// UART_Top_Module
module UART_Top_Module(
input clk,                      
input rst,                      
input [7:0] data_in,            
input wr_en,rd_en,              
input [2:0] address,            
output  [7:0]data_o,            
output  serial_data_out,        
output  n_RTS,                  
output  tx_done,                
input   n_CTS                 
);
wire b1;
wire [7:0]b2;
wire b3;
wire [7:0]ar0;
wire [7:0]ar1;
wire [7:0]ar3;
wire [7:0]ar4;
wire e1, e2;
wire [8:0]e3;
wire [1:0]e4;
wire [3:0]e5;
wire e6;
wire c1, c3;
wire [7:0]c2;
wire  d1, d2;
assign tx_done = e6;
 UART_User_interface UI1 ( .clk(clk), .rst(rst),
  .wr_en(wr_en), .rd_en(rd_en), .data_in(data_in)
  , .addr(address), .fifo_full(b1),
  .data_fifo(b2), .fifo_wr_en(b3), .AXI_data_out(data_o),
  .reg_array0(ar0), .reg_array1(ar1), .reg_array3(ar3)
  , .reg_array4(ar4)
  );
  fifo F1( .clk(clk), .rst(rst),
  .we(b3), .data_in(b2), .re(c1),
  .full(b1), .data_o(c2), .empty(c3));
  c_div CD1( .rst(rst),
  .clk_cpu(clk), .tx(ar0), .rate(ar1), .control(ar3[7]),
  .baud_clock(d1), .baud_tick(d2));
  Process pr(
  .clk(clk), 
  .reset(rst),
  .data_in(c2), 
  .fifo_empty(c3), 
  .tx_ready(e1),
  .LCR0(ar3[0]), 
  .LCR1(ar3[1]),
  .LCR2(ar3[2]),
  .LCR3(ar3[3]),
  .LCR4(ar3[4]),
  .LCR5(ar3[5]),
  .fifo_read(c1), 
  .data_out_active(e2),
  .data_out(e3), 
  .num_stop_bit(e4),
  .data_length(e5));
  transmitter TX(  .reset(rst),
  .data_valid(e2), .data_in(e3), .num_stop_bit(e4), .data_length(e5), .MCR1(ar4[1]), .clk(clk), .baud_tick(d2),
  .serial_data_out(serial_data_out), .n_RTS(n_RTS), .tx_done(e6),.tx_ready(e1),.n_CTS(n_CTS));
 endmodule
Size in the first run: about 1500 cells after synthesis, roughly 430 flip-flops, ~0.020 mm2 of cells after synthesis.
export LEC_CHECK = 0
export ABC_AREA = 0
export CAP_MARGIN = 20
export CELL_PAD_IN_SITES_DETAIL_PLACEMENT = 0
export CELL_PAD_IN_SITES_GLOBAL_PLACEMENT = 0
export CORE_MARGIN = 2
export CORE_UTILIZATION = 72
export CTS_CLUSTER_DIAMETER = 295
export CTS_CLUSTER_SIZE = 15
export GPL_TIMING_DRIVEN = 1
export PLACE_DENSITY_LB_ADDON = 0.29
export SLEW_MARGIN = 20
create_clock -name core_clock -period 1.98 [get_ports {clk}]
run.sh (not shown) runs the stock make flow with config.mk's settings and CLKGATE_MAP_FILE=.
The baseline reached the layout checks and failed them: setup timing.
Then changed:
- CORE_UTILIZATION: 72 -> 66
- CTS_CLUSTER_SIZE: 15 -> unset
- clock period: 1.98 -> 2.39 ns (I/O delays scaled with it)
The changed run finished with setup timing left.
Global-route usage went down by 9.4 points.
Clock-buffer cell count fell by 4.
Utilization went down by 10 points.
Design area decreases by 4.7%.
Area after synthesis stays the same.
Via count shrinks by 11%.
Then changed:
- ABC_AREA: 0 -> unset
- CELL_PAD_IN_SITES_DETAIL_PLACEMENT: 0 -> unset
- CELL_PAD_IN_SITES_GLOBAL_PLACEMENT: 0 -> unset
- CORE_UTILIZATION: 66 -> 72
- CTS_CLUSTER_DIAMETER: 295 -> unset
- GPL_TIMING_DRIVEN: 1 -> unset
- PLACE_DENSITY_LB_ADDON: 0.29 -> unset
- clock period: 2.39 -> 2.18 ns (I/O delays scaled with it)
The changed run completed and failed the layout checks on setup timing. Final cell count increases slightly. Setup slack got worse by 0.15 ns. Routed wire length increases by roughly a tenth.

== job 101 ==
Starting RTL as in the previous note.
make LEC_CHECK=0 ABC_AREA=1 CAP_MARGIN=20 CELL_PAD_IN_SITES_DETAIL_PLACEMENT=2 CELL_PAD_IN_SITES_GLOBAL_PLACEMENT=0 CORE_MARGIN=9 CORE_UTILIZATION=60 CTS_CLUSTER_DIAMETER=295 CTS_CLUSTER_SIZE=25 GPL_ROUTABILITY_DRIVEN=0 GPL_TIMING_DRIVEN=1 HOLD_SLACK_MARGIN=-0.05 PLACE_DENSITY_LB_ADDON=0.26 SETUP_SLACK_MARGIN=0.37 SLEW_MARGIN=35 TNS_END_PERCENT=65 finish   # period 2.92 ns
Job 101 never completed, since it errored out during 3_5_place_dp.
What job 102 does differently from job 101 at the input level:
==> flow/config.mk <==
export PLATFORM = sky130hd
export DESIGN_NAME = UART_Top_Module
export DESIGN_NICKNAME = UART_Top_Module
export VERILOG_FILES = /design/flow/design.v
export SDC_FILE = /design/flow/constraint.sdc
export NUM_CORES = 4
export LEC_CHECK = 0
export ABC_AREA = 0
export CAP_MARGIN = 20
export CELL_PAD_IN_SITES_DETAIL_PLACEMENT = 0
export CELL_PAD_IN_SITES_GLOBAL_PLACEMENT = 0
export CORE_MARGIN = 2
export CORE_UTILIZATION = 72
export CTS_CLUSTER_DIAMETER = 295
export GPL_TIMING_DRIVEN = 1
export PLACE_DENSITY_LB_ADDON = 0.01
export SETUP_SLACK_MARGIN = 0.34
export SLEW_MARGIN = 20
==> flow/constraint.sdc <==
create_clock -name core_clock -period 2.38 [get_ports {clk}]
set_input_delay 0.4760 -clock core_clock [delete_from_list [all_inputs] [get_ports {clk}]]
set_output_delay 0.4760 -clock core_clock [all_outputs]
set_load 0.01 [all_outputs]
### Flow results
Mean instance size in the synthesized netlist: job 102 > job 101. Taking job 101 as the reference, in job 102 cell area after synthesis was more or less identical, number of rows created at floorplan went down by 5, post-synthesis sequential area ratio was more or less identical, area share of fa/ha/maj cells after synthesis was more or less identical, number of library cell types mapped by synthesis went up by 22. Job 102 -> stages 100% | layout checks FAIL | negative setup slack. In the reports for job 102 and job 101, the smaller area fraction in xor and xnor cells belongs to job 101. Taking job 101 as the reference point, the portion of netlist area occupied by mux cells of job 102 rises by 12 points. Of job 102 and job 101, the run reporting the higher core area was job 101. Compared job 102 vs job 101, and pre-placement core utilization is up in job 102. In job 102 the number of cells produced by synthesis turned out 30% lower than in job 101.
